File: design.v
module oppo (
    input [31:0] in,
    input        cin,
    output [31:0] in_abs
);
    assign in_abs = ({32{cin}} ^ in) + $unsigned(cin);
endmodule
module lzd_4 (
    input [3:0] in,
    output [1:0] out,
    output       zero
);
    assign zero = ~(|in); 
    assign out[0] = (in[2] | ~in[1]) & ~in[3];
    assign out[1] = ~(in[3] | in[2]);
endmodule
module lzd_16 (
    input [15:0] in,
    output [3:0] out,
    output       zero
);
    wire [3:0] z;
    wire [1:0] out_2 [3:0];
    lzd_4 lzd_4_0(in[15:12], out_2[0], z[0]);
    lzd_4 lzd_4_1(in[11: 8], out_2[1], z[1]);
    lzd_4 lzd_4_2(in[ 7: 4], out_2[2], z[2]);
    lzd_4 lzd_4_3(in[ 3: 0], out_2[3], z[3]);
    assign out[2] = z[0] & (~z[1] | z[2] & ~z[3]);
    assign out[3] = z[0] & z[1] & (~z[2] | ~z[3]);
    assign out[1:0] = {2{~out[3] & ~out[2]}} & out_2[0]
                    | {2{~out[3] &  out[2]}} & out_2[1]
                    | {2{ out[3] & ~out[2]}} & out_2[2]
                    | {2{ out[3] &  out[2]}} & out_2[3];
    assign zero = &z;
endmodule
module lzd_32 (
    input [31:0] in,
    output [4:0] out,
    output       zero
);
    wire [1:0] z;
    wire [3:0] out_3_0 [1:0];
    lzd_16 lzd_16_0(in[31:16], out_3_0[0], z[0]);
    lzd_16 lzd_16_1(in[15: 0], out_3_0[1], z[1]);
    assign out[4] = z[0];
    assign out[3:0] = {4{~z[0]}} & out_3_0[0] |
                      {4{ z[0]}} & out_3_0[1];
    assign zero = z[0] & z[1];
endmodule
module divider (
    input div_clk,
    input resetn,
    input div,
    input div_signed,
    input [31:0] x,
    input [31:0] y,
    output [31:0] s,
    output [31:0] r,
    output complete
);
    (*MAX_FANOUT = 50*) reg [64:0] rem;
    reg [31:0] quot;
    reg [31:0] quotM;
    reg [32:0] divisor;
    reg [ 5:0] cout;
    (*MAX_FANOUT = 50*) reg [ 4:0] current_state;
    reg [ 4:0] next_state;
    reg [31:0] x_abs_reg;
    reg [31:0] y_abs_reg;
    wire [31:0] s_abs;
    wire [31:0] r_abs;
    wire s_sign;
    wire r_sign;
    wire [31:0] x_abs;
    wire [31:0] y_abs;
    oppo oppo1(x, x[31] & div_signed, x_abs);
    oppo oppo2(y, y[31] & div_signed, y_abs);
    assign s_sign = x[31] ^ y[31];
    assign r_sign = x[31];
    always @(posedge div_clk) begin
        if (~resetn) begin
            x_abs_reg <= 0;
            y_abs_reg <= 0;
        end
        else if (current_state[0] & div)
            x_abs_reg <= x_abs;
            y_abs_reg <= y_abs;
    end
    wire [31:0] lzd_in;
    wire [ 4:0] lzd_out;
    wire [ 5:0] shft_amt;
    wire long_shft;
    wire short_shft;
    wire [ 5:0] lzd_shamt;
    wire [ 5:0] min_shamt;
    wire quot_one;
    wire [32:0] result;  
    wire zero;
    wire [64:0] shft_src;
    wire [64:0] shft_out;
    wire [32:0] add_A;
    wire [32:0] add_B;
    wire cin;
    wire [32:0] add_out;
    wire final_shift;
    reg  [5:0] first_shft;
    always @(posedge div_clk) begin
        if (~resetn)
            first_shft <= 6'b0;
        else if (current_state[1])
            first_shft <= shft_amt;
    end
    assign final_shift = cout <= lzd_shamt;
    assign shft_src = (current_state[1]) ? {33'b0, x_abs_reg}
                                         : rem;
    assign shft_out = shft_src << shft_amt;
    assign long_shft = ~(rem[64] ^ rem[63]);
    assign short_shft = rem[64] ^ rem[63];
    assign quot_one = shft_out[64] ^ shft_out[63];
    assign lzd_shamt = {zero, {5{~zero}} & lzd_out};
    assign min_shamt  = (~final_shift) ? lzd_shamt : cout;
    assign shft_amt = {6{short_shft}} & 6'b1
                    | {6{long_shft }} & min_shamt;
    assign lzd_in = (current_state[1]) ? y_abs_reg : rem[63:32] ^ {32{rem[64]}};
    assign add_A = shft_out[64:32];
    assign add_B = {33{~rem[64]}} ^ divisor;
    assign cin   = ~rem[64];
    assign add_out = add_A + add_B + $unsigned(cin);
    assign result = (quot_one) ? add_out
                               : shft_out[64:32];
    lzd_32 lzd(lzd_in, lzd_out, zero);
    always @(posedge div_clk) begin
        if (~resetn)
            divisor <= 33'b0;
        else if (current_state[1])
            divisor <= {1'b0, y_abs_reg << lzd_out};
    end
    always @(posedge div_clk) begin
        if (~resetn)
            rem <= 65'b0;
        else if (current_state[1])
            rem <= shft_out;
        else if (current_state[2])
            rem <= {result, rem[30:0], 1'b0};
    end
    wire [31:0] shft_quot = quot << shft_amt[4:0];
    wire [31:0] shft_quotM = ~(~quotM << shft_amt[4:0]);
    always @(posedge div_clk) begin
        if (~resetn | current_state[0]) begin
            quot  <= 32'b0;
            quotM <= 32'b0;
        end
        else if (current_state[2]) begin
            if (~shft_out[64] | shft_out[64] & shft_out[63]) 
                quot <= {shft_quot[31:1], ~shft_out[64] & shft_out[63]};
            else 
                quot <= {shft_quotM[31:1], 1'b1};
            if (~shft_out[64] & shft_out[63])
                quotM <= {shft_quot[31:1], 1'b0};
            else
                quotM <= {shft_quotM[31:1], ~(shft_out[64] & ~shft_out[63])};
        end
    end
    always @(posedge div_clk) begin
        if (~resetn | current_state[0])
            cout <= 6'b100000;
        else if (current_state[2])
            cout <= cout - shft_amt;
    end
    localparam IDLE = 5'b00001,
               INIT = 5'b00010,
               QUOT = 5'b00100,
               FIX  = 5'b01000,
               DONE = 5'b10000;
    always @(posedge div_clk) begin
        if (~resetn)
            current_state <= IDLE;
        else
            current_state <= next_state;
    end
    always @(*) begin
        case (current_state)
            IDLE: begin
                if (~resetn) 
                    next_state = IDLE;
                else if (div)
                    next_state = INIT;
                else
                    next_state = IDLE;
            end
            INIT: next_state = QUOT;
            QUOT: begin
                if (final_shift)
                    next_state = FIX;
                else 
                    next_state = QUOT;
            end
            FIX  :next_state = DONE;
            DONE: next_state = IDLE;
            default: next_state = IDLE;
        endcase
    end
    reg [31:0] s_abs_reg;
    reg [31:0] r_abs_reg;
    assign s_abs = (rem[64]) ? quotM : quot;
    assign r_abs = ((rem[64]) ? rem[63:32] + divisor[31:0] : rem[63:32]) >> first_shft;
    always @(posedge div_clk) begin
        if (~resetn) begin
            s_abs_reg <= 0;
            r_abs_reg <= 0;
        end
        else if (current_state[3])
            s_abs_reg <= s_abs;
            r_abs_reg <= r_abs;
    end
    oppo oppo3(s_abs_reg, s_sign & div_signed, s);
    oppo oppo4(r_abs_reg, r_sign & div_signed, r);
    assign complete = current_state[4];
endmodule
File: run.sh
#!/bin/bash
# the make line also repeats each setting of config.mk as NAME=value (left out here)
make -C /OpenROAD-flow-scripts/flow DESIGN_CONFIG=/design/flow/config.mk WORK_HOME=/design/flow/orfs CLKGATE_MAP_FILE= finish
File: config.mk
export PLATFORM = sky130hd
export DESIGN_NAME = divider
export DESIGN_NICKNAME = divider
export VERILOG_FILES = /design/flow/design.v
export SDC_FILE = /design/flow/constraint.sdc
export NUM_CORES = 4
export LEC_CHECK = 0
export CAP_MARGIN = 20
export CELL_PAD_IN_SITES_DETAIL_PLACEMENT = 1
export CORE_MARGIN = 2
export CORE_UTILIZATION = 63
export CTS_CLUSTER_DIAMETER = 281
export GPL_ROUTABILITY_DRIVEN = 0
export GPL_TIMING_DRIVEN = 0
export HOLD_SLACK_MARGIN = 0.18
export MAX_ROUTING_LAYER = met4
export PLACE_DENSITY = 0.78
export SETUP_SLACK_MARGIN = -0.89
export SLEW_MARGIN = 20
export TNS_END_PERCENT = 20
File: constraint.sdc
create_clock -name core_clock -period 15.0 [get_ports {div_clk}]
set_input_delay 3.0000 -clock core_clock [delete_from_list [all_inputs] [get_ports {div_clk}]]
set_output_delay 3.0000 -clock core_clock [all_outputs]
set_load 0.01 [all_outputs]
==> results of run 1 <==
==> flow_metrics.env, run 1 <==
# flow metrics
export IMPL_synthesis_nets=4634
export IMPL_portBuffers=131
export IMPL_outcome="did not finish"
export IMPL_yosysTopAreaCell="dfxtp_1"
export IMPL_die_area_mm2=0.0529
export IMPL_postSynth_asyncResetShare_pct=0
export IMPL_ys_cells=4480
export IMPL_enable_flop_cells=0
export IMPL_simple_gate_share_pct=22.7
export IMPL_core_area_mm2=0.0503
export IMPL_most_common_cell="nor2_1"
export IMPL_synthAdderAreaFrac_pct=3.41
export IMPL_toolErrorMsg="[ERROR DPL-0033] detailed placement checks failed during check placement."
export IMPL_synthTopLogicFamily="AND-OR/OR-AND gates"
export IMPL_ys_seq_share_pct=19.0
export IMPL_top_cells_by_count="nor2_1, nand2_1, mux2i_1, a21oi_1, dfxtp_1"
export IMPL_ys_types=102
export IMPL_synth_cellmix_compoundShare_pct=23.9
export IMPL_die_x_um=230
export IMPL_ys_flops=306
export IMPL_syn_area_mm2=0.0322
export IMPL_muxShareOfSynthArea_pct=18.3
export IMPL_rows=82
export IMPL_die_y_um=230
export IMPL_ys_top_cells_by_area="dfxtp_1, mux2i_1, nor2_1"
export IMPL_haltStage="detailed placement"
export IMPL_ys_chip_area_mm2=0.0322
export IMPL_yosys_area_share_xor_xnor_pct=7.29
export IMPL_fp_utilization_pct=64.0
export IMPL_pin_count=133
export IMPL_netlist_area_leader_share_pct=19.0
export IMPL_syn_avg_cell_area_um2=7.18
export IMPL_yosysWarnings=3
export IMPL_flop_cell="dfxtp_1"
export IMPL_netlist_instances=4480
==> inputs of run 2 (changes only) <==
- CELL_PAD_IN_SITES_DETAIL_PLACEMENT: 1 -> default
- CORE_UTILIZATION: 63 -> 68
- CTS_CLUSTER_DIAMETER: 281 -> default
- GPL_ROUTABILITY_DRIVEN: 0 -> default
- GPL_TIMING_DRIVEN: 0 -> default
- HOLD_SLACK_MARGIN: 0.18 -> default
- PLACE_DENSITY: 0.78 -> default
- SETUP_SLACK_MARGIN: -0.89 -> 1.03
- TNS_END_PERCENT: 20 -> default
- clock period: 15.0 -> 9.31 ns (I/O delays scaled with it)
==> run 2 against run 1 <==
Against the previous run:
- now clean on timing, DRC and antenna
- area after synthesis unchanged
- die area decreased by 7.2%
- synthesized cell count unchanged
==> flow_metrics.env, run 2 <==
# yosys + openroad results
export IMPL_syn_area_mm2=0.0322
export IMPL_ys_seq_share_pct=19.0
export IMPL_drt_total_wl_um=131000
export IMPL_yosys_area_share_xor_xnor_pct=7.29
export IMPL_rows=79
export IMPL_max_stage_delay_ps=610
export IMPL_period_needed_ps=8930
export IMPL_enable_flop_cells=0
export IMPL_die_x_um=222
export IMPL_slowest_stage="or4_4"
export IMPL_rsz0062_at_grt="true"
export IMPL_dp_cells=5023
export IMPL_ys_cells=4480
export IMPL_grt_pass1_vias=33510
export IMPL_num_fill_cells=3311
export IMPL_ys_top_cells_by_area="dfxtp_1, mux2i_1, nor2_1"
export IMPL_htree_levels=2
export IMPL_critical_path_top_delay_family="AND-OR/OR-AND gates"
export IMPL_fin_cells=5167
export IMPL_grtUsageMet2_pct=76.6
export IMPL_clkTransAtPathRegs_ps=70
export IMPL_synthTopLogicFamily="AND-OR/OR-AND gates"
export IMPL_drt_iter0_drc=6045
export IMPL_die_y_um=222
export IMPL_synthesis_nets=4634
export IMPL_simple_gate_share_pct=22.7
export IMPL_syn_avg_cell_area_um2=7.18
export IMPL_reg2reg_depth=39
export IMPL_final_nets=4678
export IMPL_post_place_ws_ps=175
export IMPL_netlist_area_leader_share_pct=19.0
export IMPL_skew_ps=30.1
export IMPL_cp_depth=39
export IMPL_core_area_mm2=0.0467
export IMPL_pin_count=133
export IMPL_postPlaceCellArea_mm2=0.0344
export IMPL_fp_utilization_pct=69.0
export IMPL_muxShareOfSynthArea_pct=18.3
export IMPL_yosysWarnings=3
export IMPL_cts_buffer_depth=3
export IMPL_ys_types=102
export IMPL_grt_usage_pct=52.7
export IMPL_path_buffers=1
export IMPL_setup_slack_ps=379
export IMPL_netlist_instances=4480
export IMPL_slew_violations=0
export IMPL_vias=36992
export IMPL_ys_flops=306
export IMPL_gp_congestion=1.14
export IMPL_drcViolationCount=0
export IMPL_cap_violations=0
export IMPL_tightest_slew_ps=1190
export IMPL_min_path_type="reg -> reg"
export IMPL_synth_cellmix_compoundShare_pct=23.9
export IMPL_rrSetupSlack_ps=380
export IMPL_numClockSinks=306
export IMPL_worst_hold_startpoint="x_abs_reg[29]"
export IMPL_antenna_found_initial=7
export IMPL_most_common_cell="nor2_1"
export IMPL_wl_per_cell_um=25.4
export IMPL_drtAntennaViolNets=0
export IMPL_crit_end="rem[64]"
export IMPL_critPathMaxFanout=10
export IMPL_dp_hpwl_um=93200
export IMPL_crit_arrival_ps=9440
export IMPL_finalSetupViolCount=0
export IMPL_met3_usage_pct=17.3
export IMPL_min_to="x_abs_reg[29]"
export IMPL_postSynth_asyncResetShare_pct=0
export IMPL_outcome="complete, no violations"
export IMPL_vias_per_cell=7.16
export IMPL_slew_limit_headroom_pct=18.1
export IMPL_r2r_end="rem[64]"
export IMPL_top_cells_by_count="nor2_1, nand2_1, mux2i_1, a21oi_1, dfxtp_1"
export IMPL_top_usage_layer="met2"
export IMPL_warning_count=32
export IMPL_cts_tree="yes"
export IMPL_cts_root_buffer="clkbuf_16"
export IMPL_max_freq_mhz=112
export IMPL_finalCritPeriodShare_pct=95.9
export IMPL_portBuffers=132
export IMPL_finalHoldViolCount=0
export IMPL_tns_ps=0
export IMPL_utilization_pct=79.4
export IMPL_path_common_cell="nor2_4"
export IMPL_met1_usage_pct=59.8
export IMPL_hold_ws_ps=456
export IMPL_worstSkewPairLatency_ps=610
export IMPL_ys_chip_area_mm2=0.0322
export IMPL_setup_worst_path_end_class="flip-flop"
export IMPL_rr_startpoint="current_state[1]"
export IMPL_flop_cell="dfxtp_1"
export IMPL_drt_pass1_iterations=13
export IMPL_startpoint_type="flip-flop"
export IMPL_overflow=0
export IMPL_cts_made_buffers=38
export IMPL_synthAdderAreaFrac_pct=3.41
export IMPL_grt_max_degree=98
export IMPL_yosysTopAreaCell="dfxtp_1"
export IMPL_holdPathStages=2
export IMPL_area_growth_pct=15.1
export IMPL_cp_required_ps=9820
export IMPL_final_cell_area_mm2=0.0370
export IMPL_setup_worst_path_start="current_state[1]"
export IMPL_path_class="reg -> reg"
export IMPL_die_area_mm2=0.0491
export IMPL_grt_pass1_wl_um=197000
-- run 2: area by class of cell --
class                      count  area (µm²)  share of cell area, %
antenna                       10        25.0                 0.0676
timing repair buffer         349        3260                   8.81
timing repair inverter         3        26.3                 0.0709
multi-input combinational   3738       25200                   67.9
clock inverter                15         163                  0.439
sequential                   306        6140                   16.6
inverter                      88         380                   1.03
tap                          607         759                   2.05
clock buffer                  51        1110                   3.01
-- run 2: what timing repair did --
item | 4_1_cts | 5_1_grt
setup buffers | 40 | 20
hold endpoints to repair | 0 | 0
gates resized | 71 | 74
pin swaps | 45 | 47
hold buffers | 0 | 0
gates cloned | 7 | 1
setup endpoints to repair | 14 | 41
-- run 2: routing by layer --
metal / wire length [µm] / vias to the layer above
met4: 12600 / 0
met5: 0 / -
met3: 17100 / 894
li1: - / 16313
met1: 46100 / 16950
met2: 55300 / 2835
==> inputs of run 3 (changes only) <==
- CORE_UTILIZATION: 68 -> 72
- CTS_CLUSTER_SIZE: default -> 58
- MAX_ROUTING_LAYER: met4 -> default
- PLACE_DENSITY_LB_ADDON: default -> 0.26
- SETUP_SLACK_MARGIN: 1.03 -> -0.55
- clock period: 9.31 -> 7.58 ns (I/O delays scaled with it)
==> run 3 against run 2 <==
Against the previous run:
- the flow now stops in global routing
- synthesized cell count did not move
- die area shrank 5.5%
- area after synthesis stayed put
==> flow_metrics.env, run 3 <==
# flow metrics
export IMPL_overflow=513
export IMPL_pin_count=133
export IMPL_syn_area_mm2=0.0322
export IMPL_post_place_ws_ps=-1010
export IMPL_ys_cells=4480
export IMPL_dp_cells=5348
export IMPL_postSynth_asyncResetShare_pct=0
export IMPL_cts_buffer_depth=3
export IMPL_haltStage="global routing"
export IMPL_outcome="did not finish"
export IMPL_die_x_um=215
export IMPL_numClockSinks=306
export IMPL_cts_hold_buf=0
export IMPL_rows=77
export IMPL_syn_avg_cell_area_um2=7.18
export IMPL_synth_cellmix_compoundShare_pct=23.9
export IMPL_yosysWarnings=3
export IMPL_yosysTopAreaCell="dfxtp_1"
export IMPL_gp_congestion=1.16
export IMPL_postPlaceCellArea_mm2=0.0370
export IMPL_ys_seq_share_pct=19.0
export IMPL_synthTopLogicFamily="AND-OR/OR-AND gates"
export IMPL_ys_types=102
export IMPL_toolErrorMsg="[ERROR GRT-0232] Routing congestion too high. Check the congestion heatmap in the GUI."
export IMPL_ys_chip_area_mm2=0.0322
export IMPL_most_common_cell="nor2_1"
export IMPL_synthesis_nets=4634
export IMPL_cts_root_buffer="clkbuf_16"
export IMPL_muxShareOfSynthArea_pct=18.3
export IMPL_simple_gate_share_pct=22.7
export IMPL_flop_cell="dfxtp_1"
export IMPL_netlist_area_leader_share_pct=19.0
export IMPL_enable_flop_cells=0
export IMPL_die_area_mm2=0.0464
export IMPL_portBuffers=132
export IMPL_cts_made_buffers=36
export IMPL_top_cells_by_count="nor2_1, nand2_1, mux2i_1, a21oi_1, dfxtp_1"
export IMPL_die_y_um=215
export IMPL_dp_hpwl_um=92500
export IMPL_ys_top_cells_by_area="dfxtp_1, mux2i_1, nor2_1"
export IMPL_grt_usage_pct=81.6
export IMPL_fp_utilization_pct=72.9
export IMPL_yosys_area_share_xor_xnor_pct=7.29
export IMPL_netlist_instances=4480
export IMPL_core_area_mm2=0.0441
export IMPL_synthAdderAreaFrac_pct=3.41
export IMPL_htree_levels=2
export IMPL_ys_flops=306
==> run 3: repair_timing <==
item | CTS
setup endpoints to repair | 11
cloned | 1
setup buffers | 28
gates resized | 47
endpoints found under the hold margin | 0
pin swaps | 47
==> run 3: routing by layer <==
| layer | overflow | GRT usage [%] |
|---|---|---|
| met1 | 17 | 80.9 |
| met2 | 289 | 96.2 |
| met3 | 13 | 69.0 |
| met4 | 192 | 81.7 |
| met5 | 2 | 41.0 |
==> inputs of run 4 (changes only) <==
- CAP_MARGIN: 20 -> 35
- CELL_PAD_IN_SITES_DETAIL_PLACEMENT: default -> 2
- CORE_UTILIZATION: 72 -> 40
- CTS_CLUSTER_DIAMETER: default -> 90
- CTS_CLUSTER_SIZE: 58 -> default
- MAX_ROUTING_LAYER: default -> met4
- PLACE_DENSITY_LB_ADDON: 0.26 -> default
- SETUP_SLACK_MARGIN: -0.55 -> default
- SLEW_MARGIN: 20 -> 35
- clock period: 7.58 -> 10.0 ns (I/O delays scaled with it)
==> run 4 against run 3 <==
Against the previous run:
- the run again fails in global routing
- synthesized cell count is the same
- die area grew 78%
- area after synthesis is the same
==> flow_metrics.env, run 4 <==
# flow metrics
export IMPL_synthesis_nets=4634
export IMPL_muxShareOfSynthArea_pct=18.3
export IMPL_pin_count=133
export IMPL_die_y_um=288
export IMPL_postSynth_asyncResetShare_pct=0
export IMPL_ys_chip_area_mm2=0.0322
export IMPL_haltStage="global routing"
export IMPL_cts_buffer_depth=3
export IMPL_synth_cellmix_compoundShare_pct=23.9
export IMPL_cts_made_buffers=42
export IMPL_die_x_um=288
export IMPL_netlist_instances=4480
export IMPL_dp_hpwl_um=132000
export IMPL_synthTopLogicFamily="AND-OR/OR-AND gates"
export IMPL_ys_cells=4480
export IMPL_top_cells_by_count="nor2_1, nand2_1, mux2i_1, a21oi_1, dfxtp_1"
export IMPL_ys_flops=306
export IMPL_ys_top_cells_by_area="dfxtp_1, mux2i_1, nor2_1"
export IMPL_cts_root_buffer="clkbuf_16"
export IMPL_rows=104
export IMPL_enable_flop_cells=0
export IMPL_outcome="did not finish"
export IMPL_cts_hold_buf=0
export IMPL_netlist_area_leader_share_pct=19.0
export IMPL_syn_avg_cell_area_um2=7.18
export IMPL_core_area_mm2=0.0800
export IMPL_yosysTopAreaCell="dfxtp_1"
export IMPL_most_common_cell="nor2_1"
export IMPL_syn_area_mm2=0.0322
export IMPL_htree_levels=2
export IMPL_synthAdderAreaFrac_pct=3.41
export IMPL_ys_seq_share_pct=19.0
export IMPL_portBuffers=132
export IMPL_fp_utilization_pct=40.2
export IMPL_yosysWarnings=3
export IMPL_yosys_area_share_xor_xnor_pct=7.29
export IMPL_flop_cell="dfxtp_1"
export IMPL_die_area_mm2=0.0827
export IMPL_numClockSinks=306
export IMPL_gp_congestion=1.06
export IMPL_simple_gate_share_pct=22.7
export IMPL_ys_types=102
run 4: through the flow:
| step | instances | setup slack (ps) | area, µm² |
|---|---|---|---|
| after floorplan | 4480 | 56.2 | 32200 |
| after global placement | 5480 | 186 | 34800 |
| after detailed placement | 5480 | -568 | 34800 |
| after CTS | 5569 | 7.59 | 36500 |
run 4: repair_timing:
action / in CTS
endpoints found under the setup margin: 7
gates cloned: 2
pin swaps: 8
buffers inserted: 12
gates resized: 39
==> inputs of run 5 (changes only) <==
- ABC_AREA: default -> 1
- CAP_MARGIN: 35 -> 15
- CELL_PAD_IN_SITES_DETAIL_PLACEMENT: 2 -> default
- CORE_UTILIZATION: 40 -> 69
- CTS_CLUSTER_DIAMETER: 90 -> 246
- CTS_CLUSTER_SIZE: default -> 96
- MAX_ROUTING_LAYER: met4 -> default
- PLACE_DENSITY: default -> 0.36
- SLEW_MARGIN: 35 -> 20
- TNS_END_PERCENT: default -> 20
- clock period: 10.0 -> 5.55 ns (I/O delays scaled with it)
==> run 5 against run 4 <==
Against the previous run:
- the flow again stops in global routing
- synthesized cell count rose by 16%
- area after synthesis fell by 6.0%
- die area fell by 45%
==> flow_metrics.env, run 5 <==
# flow metrics
export IMPL_outcome="did not finish"
export IMPL_haltStage="global routing"
export IMPL_toolErrorMsg="[ERROR GRT-0116] Global routing finished with congestion. Check the congestion regions in the DRC Viewer."
export IMPL_ys_chip_area_mm2=0.0303
export IMPL_pin_count=133
export IMPL_yosysTopAreaCell="dfxtp_1"
export IMPL_postSynth_asyncResetShare_pct=0
export IMPL_numClockSinks=306
export IMPL_netlist_instances=5178
export IMPL_synthesis_nets=5332
export IMPL_synthAdderAreaFrac_pct=3.63
export IMPL_postPlaceCellArea_mm2=0.0367
export IMPL_cts_made_buffers=7
export IMPL_fp_utilization_pct=70.1
export IMPL_top_cells_by_count="nand2_1, o21ai_0, inv_1, nor2_1, a21oi_1"
export IMPL_die_area_mm2=0.0455
export IMPL_dp_hpwl_um=93300
export IMPL_die_y_um=213
export IMPL_flop_cell="dfxtp_1"
export IMPL_synth_cellmix_compoundShare_pct=23.6
export IMPL_ys_top_cells_by_area="dfxtp_1, nand2_1, o21ai_0"
export IMPL_grt_usage_pct=76.9
export IMPL_cts_buffer_depth=3
export IMPL_overflow=136
export IMPL_synthTopLogicFamily="simple AND/OR/NAND/NOR gates"
export IMPL_syn_avg_cell_area_um2=5.84
export IMPL_ys_cells=5178
export IMPL_yosys_area_share_xor_xnor_pct=8.36
export IMPL_muxShareOfSynthArea_pct=1.19
export IMPL_syn_area_mm2=0.0303
export IMPL_ys_seq_share_pct=20.2
export IMPL_most_common_cell="nand2_1"
export IMPL_core_area_mm2=0.0432
export IMPL_rows=76
export IMPL_die_x_um=213
export IMPL_ys_types=70
export IMPL_netlist_area_leader_share_pct=20.2
export IMPL_yosysWarnings=3
export IMPL_portBuffers=132
export IMPL_htree_levels=1
export IMPL_ys_flops=306
export IMPL_enable_flop_cells=0
export IMPL_cts_root_buffer="clkbuf_16"
export IMPL_simple_gate_share_pct=31.5
export IMPL_gp_congestion=1.18
-- run 5: routing by layer --
| layer | GRT overflow | track usage, % |
|---|---|---|
| met5 | 0 | 21.4 |
| met4 | 53 | 77.2 |
| met3 | 4 | 60.7 |
| met2 | 78 | 94.1 |
| met1 | 1 | 77.6 |
-- run 5: repair_timing --
item	CTS
setup endpoints to repair	127
resized	325
gates cloned	11
setup buffers	173
hold buffers	0
pin swaps	97
-- run 5: per-stage QoR --
step	instances	setup slack [ps]	hold slack, ps
4_1_cts	6485	-1290	487
3_5_place_dp	6293	-1780	459
2_1_floorplan	5178	-1180	445
3_3_place_gp	6293	-1450	453
==> inputs of run 6 (changes only) <==
- ABC_AREA: 1 -> default
- CAP_MARGIN: 15 -> 20
- CORE_UTILIZATION: 69 -> 48
- CTS_CLUSTER_DIAMETER: 246 -> default
- CTS_CLUSTER_SIZE: 96 -> default
- PLACE_DENSITY: 0.36 -> default
- TNS_END_PERCENT: 20 -> default
- clock period: 5.55 -> 5.23 ns (I/O delays scaled with it)
==> run 6 against run 5 <==
Against the previous run:
- the layout now fails its checks (setup timing)
- area after synthesis rose by 6.4%
- die area rose by 52%
- synthesized cell count fell by 13%
==> flow_metrics.env, run 6 <==
# yosys + openroad results
export IMPL_netlist_instances=4480
export IMPL_post_place_ws_ps=-3830
export IMPL_die_area_mm2=0.0691
export IMPL_synthesis_nets=4634
export IMPL_htree_levels=2
export IMPL_portBuffers=132
export IMPL_ys_top_cells_by_area="dfxtp_1, mux2i_1, nor2_1"
export IMPL_hold_ws_ps=454
export IMPL_core_area_mm2=0.0661
export IMPL_netlist_area_leader_share_pct=19.0
export IMPL_numClockSinks=306
export IMPL_grt_pass1_vias=35240
export IMPL_n_antenna_cell=0
export IMPL_period_needed_ps=8960
export IMPL_cts_root_buffer="clkbuf_16"
export IMPL_cts_made_buffers=40
export IMPL_top_cells_by_count="nor2_1, nand2_1, mux2i_1, a21oi_1, dfxtp_1"
export IMPL_cts_hold_buf=0
export IMPL_rsz0062_at_grt="true"
export IMPL_setup_slack_ps=-3730
export IMPL_drt_pass1_iterations=6
export IMPL_synthAdderAreaFrac_pct=3.41
export IMPL_synthTopLogicFamily="AND-OR/OR-AND gates"
export IMPL_critPathMaxFanout=7
export IMPL_slew_violations=0
export IMPL_simple_gate_share_pct=22.7
export IMPL_drcViolationCount=0
export IMPL_path_class="reg -> reg"
export IMPL_setup_worst_path_start="current_state[1]"
export IMPL_overflow=0
export IMPL_final_cell_area_mm2=0.0442
export IMPL_grt_pass1_wl_um=217000
export IMPL_cap_violations=0
export IMPL_drtAntennaViolNets=0
export IMPL_finalSetupViolCount=185
export IMPL_warning_count=30
export IMPL_num_fill_cells=5931
export IMPL_ys_cells=4480
export IMPL_yosys_area_share_xor_xnor_pct=7.29
export IMPL_r2r_end="rem[64]"
export IMPL_area_growth_pct=37.2
export IMPL_tns_ps=-194720
export IMPL_syn_area_mm2=0.0322
export IMPL_yosysWarnings=3
export IMPL_yosysTopAreaCell="dfxtp_1"
export IMPL_reg2reg_depth=41
export IMPL_ys_types=102
export IMPL_min_path_type="reg -> reg"
export IMPL_finalHoldViolCount=0
export IMPL_gp_congestion=1.04
export IMPL_ys_flops=306
export IMPL_outcome="complete, but fails checks"
export IMPL_die_x_um=263
export IMPL_crit_end="rem[64]"
export IMPL_slew_limit_headroom_pct=31.6
export IMPL_setup_worst_path_end_class="flip-flop"
export IMPL_synth_cellmix_compoundShare_pct=23.9
export IMPL_crit_arrival_ps=9490
export IMPL_min_to="x_abs_reg[20]"
export IMPL_vias=38102
export IMPL_slowest_stage="or4_4"
export IMPL_vias_per_cell=6.17
export IMPL_antenna_found_initial=1
export IMPL_clkTransAtPathRegs_ps=70
export IMPL_most_common_cell="nor2_1"
export IMPL_finalCritPeriodShare_pct=171
export IMPL_combGateArea_mm2=0.0260
export IMPL_muxShareOfSynthArea_pct=18.3
export IMPL_utilization_pct=66.8
export IMPL_fp_utilization_pct=48.7
export IMPL_rrSetupSlack_ps=-3730
export IMPL_failed_checks="setup timing"
export IMPL_die_y_um=263
export IMPL_skew_ps=35.1
export IMPL_drt_total_wl_um=145000
export IMPL_rows=94
export IMPL_cp_required_ps=5760
export IMPL_cp_depth=41
export IMPL_critical_path_top_delay_family="AND-OR/OR-AND gates"
export IMPL_worst_hold_startpoint="x_abs_reg[20]"
export IMPL_ys_chip_area_mm2=0.0322
export IMPL_worstSkewPairLatency_ps=600
export IMPL_dp_cells=6027
export IMPL_path_buffers=7
export IMPL_startpoint_type="flip-flop"
export IMPL_drt_iter0_drc=4342
export IMPL_dp_hpwl_um=111000
export IMPL_tightest_slew_ps=1020
export IMPL_rr_startpoint="current_state[1]"
export IMPL_enable_flop_cells=0
export IMPL_final_nets=5438
export IMPL_grt_max_degree=79
export IMPL_postSynth_asyncResetShare_pct=0
export IMPL_cts_tree="yes"
export IMPL_grt_usage_pct=40.0
export IMPL_ys_seq_share_pct=19.0
export IMPL_max_freq_mhz=112
export IMPL_regArea_mm2=0.00614
export IMPL_holdPathStages=2
export IMPL_syn_avg_cell_area_um2=7.18
export IMPL_max_stage_delay_ps=570
export IMPL_postPlaceCellArea_mm2=0.0407
export IMPL_wl_per_cell_um=23.4
export IMPL_flop_cell="dfxtp_1"
export IMPL_fin_cells=6179
export IMPL_cts_buffer_depth=3
export IMPL_pin_count=133
[run 6: per-layer routing]
layer / part of all wire (%) / vias to the layer above / track usage [%]
li1: - / 17847 / -
met1: 43 / 17895 / 54.7
met2: 42 / 1978 / 59.9
met3: 10 / 382 / 8.77
met4: 5.3 / 0 / 18.6
met5: 0 / - / 0
[run 6: final cells by class]
cell class,count,area share (%)
sequential,306,13.9
inverter,88,0.838
timing repair buffer,1108,20.9
timing repair inverter,1,0.0142
clock inverter,28,0.793
clock buffer,45,2.38
tap,864,2.45
multi-input combinational,3739,58.8
[run 6: timing repair]
action | in CTS | in global routing
buffers inserted | 48 | 29
gates cloned | 6 | 1
pin swaps | 62 | 83
gates resized | 199 | 141
endpoints found under the setup margin | 170 | 199
==> inputs of run 7 (changes only) <==
- CORE_UTILIZATION: 48 -> 72
- CTS_CLUSTER_DIAMETER: default -> 351
- CTS_CLUSTER_SIZE: default -> 21
- MAX_ROUTING_LAYER: default -> met4
- SETUP_SLACK_MARGIN: default -> -0.58
- clock period: 5.23 -> 7.49 ns (I/O delays scaled with it)
==> run 7 against run 6 <==
Against the previous run:
- the layout fails its checks (capacitance limit, slew limit, setup timing)
- area after synthesis stayed put
- non-clock buffer count is 370 lower
- worst setup slack better by 1200 ps
- maximum frequency is 11% lower
- sequential share of layout area is 1.8 points higher
- critical path depth is 2 lower
- first-iteration DRC count is 100% higher
==> flow_metrics.env, run 7 <==
# yosys + openroad results
export IMPL_muxShareOfSynthArea_pct=18.3
export IMPL_critical_path_top_delay_family="AND-OR/OR-AND gates"
export IMPL_pin_count=133
export IMPL_ys_cells=4480
export IMPL_cp_required_ps=8020
export IMPL_path_class="reg -> reg"
export IMPL_syn_area_mm2=0.0322
export IMPL_die_area_mm2=0.0464
export IMPL_wl_per_cell_um=25.5
export IMPL_worstSkewPairLatency_ps=590
export IMPL_yosysTopAreaCell="dfxtp_1"
export IMPL_cts_made_buffers=18
export IMPL_antenna_found_initial=5
export IMPL_syn_avg_cell_area_um2=7.18
export IMPL_htree_levels=1
export IMPL_synthAdderAreaFrac_pct=3.41
export IMPL_synthTopLogicFamily="AND-OR/OR-AND gates"
export IMPL_regArea_mm2=0.00614
export IMPL_slew_violations=2
export IMPL_setup_slack_ps=-2560
export IMPL_num_fill_cells=2400
export IMPL_critPathMaxFanout=16
export IMPL_outcome="complete, but fails checks"
export IMPL_drt_total_wl_um=140000
export IMPL_most_common_cell="nor2_1"
export IMPL_core_area_mm2=0.0441
export IMPL_startpoint_type="flip-flop"
export IMPL_grt_pass1_vias=36992
export IMPL_grt_usage_pct=58.4
export IMPL_finalHoldViolCount=0
export IMPL_enable_flop_cells=0
export IMPL_drcViolationCount=0
export IMPL_crit_arrival_ps=10580
export IMPL_portBuffers=132
export IMPL_drt_iter0_drc=8692
export IMPL_reg2reg_depth=39
export IMPL_cts_buffer_depth=3
export IMPL_skew_ps=28.0
export IMPL_cp_depth=39
export IMPL_crit_end="rem[60]"
export IMPL_max_freq_mhz=99.5
export IMPL_rsz0062_at_grt="true"
export IMPL_slowest_stage="o21ai_0"
export IMPL_cts_tree="yes"
export IMPL_vias_per_cell=7.36
export IMPL_overflow=0
export IMPL_cts_hold_buf=0
export IMPL_worst_hold_startpoint="x_abs_reg[10]"
export IMPL_r2r_end="rem[60]"
export IMPL_slew_limit_headroom_pct=-5.14
export IMPL_die_x_um=215
export IMPL_die_y_um=215
export IMPL_top_cells_by_count="nor2_1, nand2_1, mux2i_1, a21oi_1, dfxtp_1"
export IMPL_synth_cellmix_compoundShare_pct=23.9
export IMPL_simple_gate_share_pct=22.7
export IMPL_gp_congestion=1.16
export IMPL_numClockSinks=306
export IMPL_path_buffers=6
export IMPL_vias=40436
export IMPL_ys_types=102
export IMPL_max_stage_delay_ps=1200
export IMPL_post_place_ws_ps=-1340
export IMPL_ys_flops=306
export IMPL_min_path_type="reg -> reg"
export IMPL_period_needed_ps=10050
export IMPL_clkTransAtPathRegs_ps=110
export IMPL_grt_pass1_wl_um=209000
export IMPL_area_growth_pct=21.4
export IMPL_yosys_area_share_xor_xnor_pct=7.29
export IMPL_failed_checks="capacitance limit, slew limit, setup timing"
export IMPL_path_common_cell="buf_4"
export IMPL_ys_top_cells_by_area="dfxtp_1, mux2i_1, nor2_1"
export IMPL_synthesis_nets=4634
export IMPL_setup_worst_path_start="current_state[1]"
export IMPL_netlist_instances=4480
export IMPL_tightest_slew_ps=1560
export IMPL_grt_max_degree=82
export IMPL_flop_cell="dfxtp_1"
export IMPL_cts_root_buffer="clkbuf_16"
export IMPL_setup_worst_path_end_class="flip-flop"
export IMPL_cap_violations=1
export IMPL_drt_pass1_iterations=22
export IMPL_rr_startpoint="current_state[1]"
export IMPL_drtAntennaViolNets=0
export IMPL_holdPathStages=2
export IMPL_hold_ws_ps=466
export IMPL_rows=77
export IMPL_combGateArea_mm2=0.0252
export IMPL_finalCritPeriodShare_pct=134
export IMPL_ys_chip_area_mm2=0.0322
export IMPL_netlist_area_leader_share_pct=19.0
export IMPL_fp_utilization_pct=72.9
export IMPL_dp_hpwl_um=95900
export IMPL_postSynth_asyncResetShare_pct=0
export IMPL_ys_seq_share_pct=19.0
export IMPL_final_nets=5043
export IMPL_finalSetupViolCount=89
export IMPL_rrSetupSlack_ps=-2560
export IMPL_min_to="x_abs_reg[10]"
export IMPL_warning_count=32
export IMPL_yosysWarnings=3
run 7: metal layers:
layer	track usage, %	share of wire, %	vias up
li1	-	-	17022
met5	-	0	-
met4	45.9	12	0
met3	25.5	16	1563
met2	83.3	40	3727
met1	63.5	33	18124
run 7: metrics by stage:
| step | instances | util [%] | TNS [ps] | cell area (µm²) |
|---|---|---|---|---|
| global placement | 5398 | 84.8 | -9120 | 37400 |
| finish | 5492 | 88.5 | -47190 | 39100 |
| CTS | 5473 | 87.3 | -7510 | 38500 |
| detailed placement | 5398 | 84.8 | -16800 | 37400 |
| floorplan | 4480 | - | -7330 | 32700 |
| global route | 5490 | 88.5 | -40120 | 39100 |
run 7: layout make-up:
cell class	count	area share, %
multi-input cells	3737	64.5
clock inverters	1	0.0288
flip-flops and latches	306	15.7
diodes	8	0.0513
well taps	592	1.90
clock buffers	22	1.25
inverters	88	0.916
repair buffers	738	15.6
run 7: timing repair:
item / in CTS / in global routing
buffers inserted: 52 / 16
pin swaps: 46 / 68
endpoints found under the setup margin: 13 / 25
gates resized: 56 / 97
gates cloned: 1 / 0
==> inputs of run 8 (changes only) <==
- CORE_UTILIZATION: 72 -> 66
- CTS_CLUSTER_DIAMETER: 351 -> 282
- CTS_CLUSTER_SIZE: 21 -> default
- MAX_ROUTING_LAYER: met4 -> default
- SETUP_SLACK_MARGIN: -0.58 -> default
- clock period: 7.49 -> 8.24 ns (I/O delays scaled with it)
==> run 8 against run 7 <==
Against the previous run:
- the layout fails its checks (setup timing)
- final area rose by 0.92%
- routed wire length fell by 1.9%
- sequential cell count did not move
- via count fell by 4.4%
- synthesized cell count did not move
- worst hold slack got worse by 9.8 ps
- cell count did not move
- register-to-register slack improved by 2100 ps
- area after synthesis did not move
- critical path type unchanged
==> flow_metrics.env, run 8 <==
# yosys + openroad results
export IMPL_outcome="complete, but fails checks"
export IMPL_failed_checks="setup timing"
export IMPL_setup_slack_ps=-487
export IMPL_slowest_stage="o41ai_2"
export IMPL_die_y_um=225
export IMPL_setup_worst_path_start="rem[64]"
export IMPL_ys_chip_area_mm2=0.0322
export IMPL_synthesis_nets=4634
export IMPL_vias_per_cell=7.04
export IMPL_final_nets=4997
export IMPL_cts_made_buffers=37
export IMPL_ys_cells=4480
export IMPL_yosys_area_share_xor_xnor_pct=7.29
export IMPL_syn_avg_cell_area_um2=7.18
export IMPL_worst_hold_startpoint="x_abs_reg[29]"
export IMPL_numClockSinks=306
export IMPL_synthAdderAreaFrac_pct=3.41
export IMPL_critPathMaxFanout=27
export IMPL_cp_required_ps=8770
export IMPL_num_fill_cells=3335
export IMPL_synth_cellmix_compoundShare_pct=23.9
export IMPL_ys_top_cells_by_area="dfxtp_1, mux2i_1, nor2_1"
export IMPL_post_place_ws_ps=-316
export IMPL_drt_total_wl_um=137000
export IMPL_yosysTopAreaCell="dfxtp_1"
export IMPL_drt_pass1_iterations=10
export IMPL_enable_flop_cells=0
export IMPL_warning_count=32
export IMPL_yosysWarnings=3
export IMPL_top_cells_by_count="nor2_1, nand2_1, mux2i_1, a21oi_1, dfxtp_1"
export IMPL_grt_usage_pct=52.2
export IMPL_netlist_area_leader_share_pct=19.0
export IMPL_muxShareOfSynthArea_pct=18.3
export IMPL_grt_pass1_vias=35056
export IMPL_drt_iter0_drc=6302
export IMPL_flop_cell="dfxtp_1"
export IMPL_simple_gate_share_pct=22.7
export IMPL_die_x_um=225
export IMPL_most_common_cell="nor2_1"
export IMPL_fp_utilization_pct=67.1
export IMPL_path_buffers=7
export IMPL_finalCritPeriodShare_pct=106
export IMPL_gp_congestion=1.11
export IMPL_r2r_end="rem[64]"
export IMPL_drcViolationCount=0
export IMPL_rsz0062_at_grt="true"
export IMPL_min_to="x_abs_reg[29]"
export IMPL_rr_startpoint="rem[64]"
export IMPL_period_needed_ps=8730
export IMPL_core_area_mm2=0.0479
export IMPL_path_class="reg -> reg"
export IMPL_synthTopLogicFamily="AND-OR/OR-AND gates"
export IMPL_dp_hpwl_um=99100
export IMPL_crit_end="rem[64]"
export IMPL_min_path_type="reg -> reg"
export IMPL_hold_ws_ps=456
export IMPL_postSynth_asyncResetShare_pct=0
export IMPL_ys_seq_share_pct=19.0
export IMPL_skew_ps=26.1
export IMPL_htree_levels=2
export IMPL_slew_violations=0
export IMPL_vias=38668
export IMPL_cts_buffer_depth=3
export IMPL_syn_area_mm2=0.0322
export IMPL_setup_worst_path_end_class="flip-flop"
export IMPL_utilization_pct=82.2
export IMPL_ys_types=102
export IMPL_portBuffers=132
export IMPL_startpoint_type="flip-flop"
export IMPL_finalSetupViolCount=7
export IMPL_worstSkewPairLatency_ps=600
export IMPL_cp_depth=44
export IMPL_cap_violations=0
export IMPL_cts_root_buffer="clkbuf_16"
export IMPL_drtAntennaViolNets=0
export IMPL_grt_max_degree=74
export IMPL_reg2reg_depth=44
export IMPL_holdPathStages=2
export IMPL_ys_flops=306
export IMPL_max_stage_delay_ps=440
export IMPL_antenna_found_initial=10
export IMPL_finalHoldViolCount=0
export IMPL_wl_per_cell_um=25.0
export IMPL_clkTransAtPathRegs_ps=60
export IMPL_pin_count=133
export IMPL_netlist_instances=4480
export IMPL_rrSetupSlack_ps=-490
export IMPL_area_growth_pct=22.5
export IMPL_overflow=0
export IMPL_slew_limit_headroom_pct=8.75
export IMPL_critical_path_top_delay_family="AND-OR/OR-AND gates"
export IMPL_cts_tree="yes"
export IMPL_grt_pass1_wl_um=205000
export IMPL_rows=80
export IMPL_max_freq_mhz=115
export IMPL_tightest_slew_ps=1330
export IMPL_die_area_mm2=0.0505
export IMPL_crit_arrival_ps=9260
run 8: stage by stage:
step | cells | setup TNS (ps) | area [µm²]
final | 5492 | -2050 | 39400
after global routing | 5485 | -3930 | 39400
after CTS | 5465 | -316 | 38800
after detailed placement | 5362 | -1500 | 36900
after global placement | 5362 | -367 | 36900
after floorplan | 4480 | -836 | 32700
run 8: repair_timing:
item,in CTS,in global routing
setup endpoints to repair,9,18
gates resized,57,92
hold buffers,0,0
gates cloned,1,0
buffers inserted,38,24
pin swaps,32,46
run 8: cell type report:
type	instances	area [µm²]	area share [%]
tap	615	769	1.95
clock inverter	21	318	0.806
timing repair inverter	1	11.3	0.0286
inverter	88	365	0.927
clock buffer	44	982	2.49
multi-input combinational	3737	25200	63.9
timing repair buffer	672	5620	14.3
sequential	306	6140	15.6
antenna	8	20.0	0.0508
run 8: layer usage:
metal,up-vias,global-route usage [%],part of all wire (%)
met1,17718,61.6,35
li1,16953,-,-
met4,6,39.8,9.9
met3,972,19.3,14
met5,-,0,0.025
met2,3019,76.8,41
==> inputs of run 9 (changes only) <==
- CORE_UTILIZATION: 66 -> 40
- CTS_CLUSTER_DIAMETER: 282 -> default
- clock period: 8.24 -> 10.0 ns (I/O delays scaled with it)
==> run 9 against run 8 <==
Against the previous run:
- now clean on timing, DRC and antenna
- critical endpoint is now rem[62]
- largest cell class unchanged
- non-clock buffer count down 374
- count of clock-buffer cells in the layout grew 10
- synthesized cell count stayed put
- via count decreased by 12%
- sequential cell count unchanged
- worst hold slack lost 2.2 ps
- cell count increased by 1.3%
- critical path type unchanged
- maximum frequency fell by 11%
- die area rose by 64%
==> flow_metrics.env, run 9 <==
# yosys + openroad results
export IMPL_min_path_type="reg -> reg"
export IMPL_path_buffers=4
export IMPL_overflow=0
export IMPL_r2r_end="rem[62]"
export IMPL_drtAntennaViolNets=0
export IMPL_most_common_cell="nor2_1"
export IMPL_max_freq_mhz=102
export IMPL_grt_max_degree=78
export IMPL_cts_root_buffer="clkbuf_16"
export IMPL_cts_buffer_depth=3
export IMPL_post_place_ws_ps=133
export IMPL_slew_violations=0
export IMPL_simple_gate_share_pct=22.7
export IMPL_die_x_um=288
export IMPL_critPathMaxFanout=74
export IMPL_synth_cellmix_compoundShare_pct=23.9
export IMPL_grt_pass1_wl_um=196000
export IMPL_crit_arrival_ps=10230
export IMPL_cp_required_ps=10450
export IMPL_pin_count=133
export IMPL_cts_tree="yes"
export IMPL_ys_flops=306
export IMPL_cap_violations=0
export IMPL_met2WireLength_um=56100
export IMPL_enable_flop_cells=0
export IMPL_rr_startpoint="current_state[1]"
export IMPL_dp_hpwl_um=97800
export IMPL_period_needed_ps=9780
export IMPL_syn_avg_cell_area_um2=7.18
export IMPL_max_stage_delay_ps=600
export IMPL_warning_count=27
export IMPL_top_cells_by_count="nor2_1, nand2_1, mux2i_1, a21oi_1, dfxtp_1"
export IMPL_ys_cells=4480
export IMPL_portBuffers=132
export IMPL_setup_slack_ps=224
export IMPL_drcViolationCount=0
export IMPL_holdPathStages=2
export IMPL_worstSkewPairLatency_ps=610
export IMPL_drt_total_wl_um=130000
export IMPL_num_fill_cells=8308
export IMPL_routedLengthMet1_um=56400
export IMPL_path_common_cell="a21oi_1"
export IMPL_final_nets=4625
export IMPL_flop_cell="dfxtp_1"
export IMPL_postPlaceCellArea_mm2=0.0348
export IMPL_drt_iter0_drc=3551
export IMPL_synthTopLogicFamily="AND-OR/OR-AND gates"
export IMPL_antenna_found_initial=2
export IMPL_htree_levels=2
export IMPL_rows=104
export IMPL_setup_worst_path_start="current_state[1]"
export IMPL_vias=33873
export IMPL_vias_per_cell=6.09
export IMPL_ys_top_cells_by_area="dfxtp_1, mux2i_1, nor2_1"
export IMPL_area_growth_pct=13.1
export IMPL_core_area_mm2=0.0800
export IMPL_die_area_mm2=0.0827
export IMPL_skew_ps=44.1
export IMPL_netlist_instances=4480
export IMPL_syn_area_mm2=0.0322
export IMPL_postSynth_asyncResetShare_pct=0
export IMPL_startpoint_type="flip-flop"
export IMPL_ys_chip_area_mm2=0.0322
export IMPL_netlist_area_leader_share_pct=19.0
export IMPL_hold_ws_ps=454
export IMPL_numClockSinks=306
export IMPL_ys_seq_share_pct=19.0
export IMPL_wl_per_cell_um=23.4
export IMPL_ys_types=102
export IMPL_crit_end="rem[62]"
export IMPL_grt_usage_pct=30.3
export IMPL_n_antenna_cell=0
export IMPL_min_to="x_abs_reg[20]"
export IMPL_outcome="complete, no violations"
export IMPL_slowest_stage="or4_4"
export IMPL_highest_signal_layer="met5"
export IMPL_finalSetupViolCount=0
export IMPL_grt_pass1_vias=31342
export IMPL_cts_made_buffers=40
export IMPL_die_y_um=288
export IMPL_yosysTopAreaCell="dfxtp_1"
export IMPL_cp_depth=42
export IMPL_clkTransAtPathRegs_ps=60
export IMPL_critical_path_top_delay_family="AND-OR/OR-AND gates"
export IMPL_finalHoldViolCount=0
export IMPL_rrSetupSlack_ps=220
export IMPL_tns_ps=0
export IMPL_drt_pass1_iterations=7
export IMPL_slew_limit_headroom_pct=33.9
export IMPL_finalCritPeriodShare_pct=97.8
export IMPL_reg2reg_depth=42
export IMPL_final_cell_area_mm2=0.0364
export IMPL_yosysWarnings=3
export IMPL_gp_congestion=1.05
export IMPL_synthesis_nets=4634
export IMPL_met3_length_um=9730
export IMPL_path_class="reg -> reg"
export IMPL_synthAdderAreaFrac_pct=3.41
export IMPL_tightest_slew_ps=979
export IMPL_worst_hold_startpoint="x_abs_reg[20]"
export IMPL_yosys_area_share_xor_xnor_pct=7.29
export IMPL_muxShareOfSynthArea_pct=18.3
export IMPL_fp_utilization_pct=40.2
export IMPL_setup_worst_path_end_class="flip-flop"
[run 9: cell type report]
class	instances	area [µm²]	share of cell area, %
tap	1060	1330	3.64
sequential	306	6140	16.9
inverter	88	362	0.994
clock buffer	54	1150	3.17
clock inverter	18	208	0.571
timing repair buffer	298	2670	7.32
multi-input combinational	3737	24500	67.4
[run 9: stage by stage]
stage | utilization (%) | cells
floorplan | - | 4480
global placement | 43.5 | 5483
detailed placement | 43.5 | 5483
CTS | 45.2 | 5555
global route | 45.5 | 5561
finish | 45.5 | 5561
[run 9: timing repair]
item | 4_1_cts | 5_1_grt
hold buffers | 0 | 0
resized | 0 | 42
setup buffers | 0 | 5
endpoints found under the setup margin | 0 | 6
[run 9: metal layers]
layer	vias up	track usage [%]
met2	1378	47.2
met1	15948	41.0
li1	16207	-
met5	-	0
met3	336	4.23
met4	4	15.2
==> inputs of run 10 (changes only) <==
- CORE_UTILIZATION: 40 -> 66
- CTS_CLUSTER_DIAMETER: default -> 141
- MAX_ROUTING_LAYER: default -> met4
- PLACE_DENSITY_LB_ADDON: default -> 0.01
- TNS_END_PERCENT: default -> 5
- clock period: 10.0 -> 7.45 ns (I/O delays scaled with it)
==> run 10 against run 9 <==
Against the previous run:
- largest cell class unchanged
- maximum frequency up 9.5%
- worst setup slack worse by 1700 ps
- final area up 11%
- via count up 16%
- synthesized cell count unchanged
- the layout now fails its checks (setup timing)
- worst hold slack better by 5.5 ps
- routed wire length up 5.9%
- register-to-register slack worse by 1700 ps
- count of clock-buffer cells in the layout down 10
==> flow_metrics.env, run 10 <==
# yosys + openroad results
export IMPL_grt_pass1_wl_um=205000
export IMPL_wl_per_cell_um=24.6
export IMPL_max_freq_mhz=112
export IMPL_cts_root_buffer="clkbuf_16"
export IMPL_setup_worst_path_end_class="flip-flop"
export IMPL_path_buffers=12
export IMPL_yosys_area_share_xor_xnor_pct=7.29
export IMPL_flop_cell="dfxtp_1"
export IMPL_antenna_found_initial=4
export IMPL_synthTopLogicFamily="AND-OR/OR-AND gates"
export IMPL_cts_buffer_depth=3
export IMPL_rrSetupSlack_ps=-1480
export IMPL_slowest_stage="or4_4"
export IMPL_warning_count=30
export IMPL_overflow=0
export IMPL_rows=80
export IMPL_hold_ws_ps=460
export IMPL_portBuffers=132
export IMPL_ys_flops=306
export IMPL_skew_ps=37.2
export IMPL_core_area_mm2=0.0479
export IMPL_final_cell_area_mm2=0.0405
export IMPL_worst_hold_startpoint="x_abs_reg[0]"
export IMPL_die_area_mm2=0.0505
export IMPL_max_stage_delay_ps=540
export IMPL_crit_arrival_ps=9420
export IMPL_pin_count=133
export IMPL_crit_end="rem[64]"
export IMPL_failed_checks="setup timing"
export IMPL_ys_chip_area_mm2=0.0322
export IMPL_dp_hpwl_um=99000
export IMPL_yosysTopAreaCell="dfxtp_1"
export IMPL_ys_types=102
export IMPL_tightest_slew_ps=1050
export IMPL_path_common_cell="buf_4"
export IMPL_rr_startpoint="current_state[1]"
export IMPL_fp_utilization_pct=67.1
export IMPL_final_nets=5093
export IMPL_gp_congestion=1.13
export IMPL_min_path_type="reg -> reg"
export IMPL_area_growth_pct=26.0
export IMPL_grt_pass1_vias=35577
export IMPL_finalSetupViolCount=58
export IMPL_holdPathStages=2
export IMPL_netlist_instances=4480
export IMPL_top_cells_by_count="nor2_1, nand2_1, mux2i_1, a21oi_1, dfxtp_1"
export IMPL_clkTransAtPathRegs_ps=70
export IMPL_synthesis_nets=4634
export IMPL_ys_top_cells_by_area="dfxtp_1, mux2i_1, nor2_1"
export IMPL_drt_total_wl_um=138000
export IMPL_numClockSinks=306
export IMPL_netlist_area_leader_share_pct=19.0
export IMPL_grt_usage_pct=53.0
export IMPL_grt_max_degree=96
export IMPL_cts_made_buffers=35
export IMPL_ys_seq_share_pct=19.0
export IMPL_finalCritPeriodShare_pct=120
export IMPL_critical_path_top_delay_family="AND-OR/OR-AND gates"
export IMPL_enable_flop_cells=0
export IMPL_postSynth_asyncResetShare_pct=0
export IMPL_drt_iter0_drc=6714
export IMPL_cap_violations=0
export IMPL_num_fill_cells=3043
export IMPL_combGateArea_mm2=0.0255
export IMPL_die_y_um=225
export IMPL_regArea_mm2=0.00614
export IMPL_yosysWarnings=3
export IMPL_critPathMaxFanout=13
export IMPL_slew_limit_headroom_pct=29.3
export IMPL_syn_area_mm2=0.0322
export IMPL_vias_per_cell=7.05
export IMPL_worstSkewPairLatency_ps=580
export IMPL_rsz0062_at_grt="true"
export IMPL_cp_required_ps=7940
export IMPL_syn_avg_cell_area_um2=7.18
export IMPL_most_common_cell="nor2_1"
export IMPL_postPlaceCellArea_mm2=0.0377
export IMPL_outcome="complete, but fails checks"
export IMPL_finalHoldViolCount=0
export IMPL_die_x_um=225
export IMPL_path_class="reg -> reg"
export IMPL_setup_slack_ps=-1480
export IMPL_htree_levels=2
export IMPL_vias=39353
export IMPL_drtAntennaViolNets=0
export IMPL_synthAdderAreaFrac_pct=3.41
export IMPL_drcViolationCount=0
export IMPL_drt_pass1_iterations=9
export IMPL_startpoint_type="flip-flop"
export IMPL_cts_hold_buf=0
export IMPL_reg2reg_depth=44
export IMPL_ys_cells=4480
export IMPL_cp_depth=44
export IMPL_simple_gate_share_pct=22.7
export IMPL_min_to="x_abs_reg[0]"
export IMPL_synth_cellmix_compoundShare_pct=23.9
export IMPL_setup_worst_path_start="current_state[1]"
export IMPL_cts_tree="yes"
export IMPL_r2r_end="rem[64]"
export IMPL_muxShareOfSynthArea_pct=18.3
export IMPL_period_needed_ps=8930
export IMPL_slew_violations=0
export IMPL_utilization_pct=84.6
==> run 10: per-layer routing <==
metal | track usage (%) | wire length [µm]
met1 | 63.8 | 49200
met2 | 75.8 | 56100
met3 | 17.6 | 20300
met4 | 33.4 | 12000
met5 | - | 0
==> run 10: cell type report <==
cell class / instances / area share, %
timing repair buffer: 767 / 15.8
timing repair inverter: 3 / 0.0895
inverter: 88 / 0.947
multi-input combinational: 3738 / 62.8
antenna: 4 / 0.0247
tap: 615 / 1.90
clock inverter: 19 / 0.707
sequential: 306 / 15.2
clock buffer: 44 / 2.52
==> run 10: metrics by stage <==
step | std cells | TNS [ps] | setup slack, ps
final | 5584 | -25470 | -1480
after detailed placement | 5455 | -19900 | -1650
after global routing | 5584 | -38810 | -1730
after global placement | 5455 | -13100 | -1420
after floorplan | 4480 | -7970 | -1180
after CTS | 5547 | -12780 | -1230
==> run 10: repair_timing <==
item	CTS	global route
gates resized	59	166
endpoints found under the setup margin	70	101
pin swaps	34	59
buffers inserted	26	33
gates cloned	3	3
==> inputs of run 11 (changes only) <==
- CORE_UTILIZATION: 66 -> 72
- CTS_CLUSTER_DIAMETER: 141 -> default
- PLACE_DENSITY: default -> 0.66
- PLACE_DENSITY_LB_ADDON: 0.01 -> default
- clock period: 7.45 -> 8.55 ns (I/O delays scaled with it)
==> run 11 against run 10 <==
Against the previous run:
- the layout still fails its checks (setup timing)
- area after synthesis stayed put
- clock skew is 12 ps lower
- cell count is 5.9% lower
==> flow_metrics.env, run 11 <==
# yosys + openroad results
export IMPL_slowest_stage="xnor2_1"
export IMPL_startpoint_type="flip-flop"
export IMPL_finalCritPeriodShare_pct=102
export IMPL_die_y_um=215
export IMPL_slew_violations=0
export IMPL_yosysWarnings=3
export IMPL_core_area_mm2=0.0441
export IMPL_simple_gate_share_pct=22.7
export IMPL_grt_pass1_wl_um=199000
export IMPL_most_common_cell="nor2_1"
export IMPL_worst_hold_startpoint="x_abs_reg[25]"
export IMPL_cap_violations=0
export IMPL_fin_cells=5255
export IMPL_ys_seq_share_pct=19.0
export IMPL_postSynth_asyncResetShare_pct=0
export IMPL_syn_avg_cell_area_um2=7.18
export IMPL_overflow=0
export IMPL_failed_checks="setup timing"
export IMPL_worstSkewPairLatency_ps=580
export IMPL_warning_count=32
export IMPL_cp_depth=41
export IMPL_netlist_area_leader_share_pct=19.0
export IMPL_path_buffers=5
export IMPL_synthTopLogicFamily="AND-OR/OR-AND gates"
export IMPL_cts_made_buffers=35
export IMPL_min_path_type="reg -> reg"
export IMPL_ys_cells=4480
export IMPL_post_place_ws_ps=-44.5
export IMPL_rows=77
export IMPL_synth_cellmix_compoundShare_pct=23.9
export IMPL_drcViolationCount=0
export IMPL_skew_ps=25.6
export IMPL_clkTransAtPathRegs_ps=70
export IMPL_muxShareOfSynthArea_pct=18.3
export IMPL_yosysTopAreaCell="dfxtp_1"
export IMPL_drt_total_wl_um=130000
export IMPL_pin_count=133
export IMPL_grt_usage_pct=55.6
export IMPL_vias_per_cell=7.24
export IMPL_ys_flops=306
export IMPL_path_class="reg -> reg"
export IMPL_cts_tree="yes"
export IMPL_final_nets=4786
export IMPL_crit_arrival_ps=9280
export IMPL_drt_iter0_drc=6800
export IMPL_area_growth_pct=15.9
export IMPL_critPathMaxFanout=18
export IMPL_vias=38047
export IMPL_reg2reg_depth=41
export IMPL_portBuffers=132
export IMPL_critical_path_top_delay_family="AND-OR/OR-AND gates"
export IMPL_crit_end="rem[64]"
export IMPL_finalHoldViolCount=0
export IMPL_flop_cell="dfxtp_1"
export IMPL_die_x_um=215
export IMPL_path_common_cell="nor3_2"
export IMPL_finalSetupViolCount=6
export IMPL_fp_utilization_pct=72.9
export IMPL_synthesis_nets=4634
export IMPL_numClockSinks=306
export IMPL_wl_per_cell_um=24.8
export IMPL_dp_cells=5147
export IMPL_dp_hpwl_um=93400
export IMPL_syn_area_mm2=0.0322
export IMPL_enable_flop_cells=0
export IMPL_ys_chip_area_mm2=0.0322
export IMPL_drt_pass1_iterations=12
export IMPL_synthAdderAreaFrac_pct=3.41
export IMPL_max_freq_mhz=114
export IMPL_die_area_mm2=0.0464
export IMPL_rsz0062_at_grt="true"
export IMPL_cts_hold_buf=0
export IMPL_gp_congestion=1.15
export IMPL_max_stage_delay_ps=580
export IMPL_netlist_instances=4480
export IMPL_tightest_slew_ps=1190
export IMPL_slew_limit_headroom_pct=19.8
export IMPL_outcome="complete, but fails checks"
export IMPL_grt_max_degree=86
export IMPL_period_needed_ps=8760
export IMPL_holdPathStages=2
export IMPL_setup_worst_path_end_class="flip-flop"
export IMPL_top_cells_by_count="nor2_1, nand2_1, mux2i_1, a21oi_1, dfxtp_1"
export IMPL_yosys_area_share_xor_xnor_pct=7.29
export IMPL_rr_startpoint="rem[64]"
export IMPL_min_to="x_abs_reg[25]"
export IMPL_cts_root_buffer="clkbuf_16"
export IMPL_grt_pass1_vias=34874
export IMPL_htree_levels=2
export IMPL_cp_required_ps=9070
export IMPL_antenna_found_initial=7
export IMPL_drtAntennaViolNets=0
export IMPL_ys_top_cells_by_area="dfxtp_1, mux2i_1, nor2_1"
export IMPL_rrSetupSlack_ps=-210
export IMPL_setup_worst_path_start="rem[64]"
export IMPL_r2r_end="rem[64]"
export IMPL_ys_types=102
export IMPL_utilization_pct=84.6
export IMPL_cts_buffer_depth=3
export IMPL_tns_ps=-737
export IMPL_setup_slack_ps=-207
-- run 11: routing by layer --
layer  up-vias  GRT usage (%)  share of wire, %
li1      16523              -                 -
met1     17263           62.9                34
met2      3215           80.8                41
met3      1046           18.4                14
met4         0           43.4                10
met5         -              -                 0
-- run 11: area by class of cell --
class / instances / area [µm²]
Multi-Input combinational cell: 3737 / 24800
Fill cell: 2808 / 6820
Sequential cell: 306 / 6140
Timing Repair Buffer: 463 / 4070
Clock buffer: 46 / 1010
Tap cell: 592 / 741
Inverter: 88 / 355
Clock inverter: 14 / 154
Antenna cell: 8 / 20.0
Timing Repair inverter: 1 / 6.26
-- run 11: repair_timing --
action,in CTS,in global routing
endpoints found under the hold margin,0,0
pin swaps,35,30
resized,31,34
buffers inserted,29,9
setup endpoints to repair,4,12
cloned,1,1
-- run 11: per-stage QoR --
step                      hold slack [ps]  instance area (µm²)
final                                 462                37300
after floorplan                       428                32700
after detailed placement              450                35500
after global placement                438                35500
after CTS                             458                37000
after global routing                  484                37300
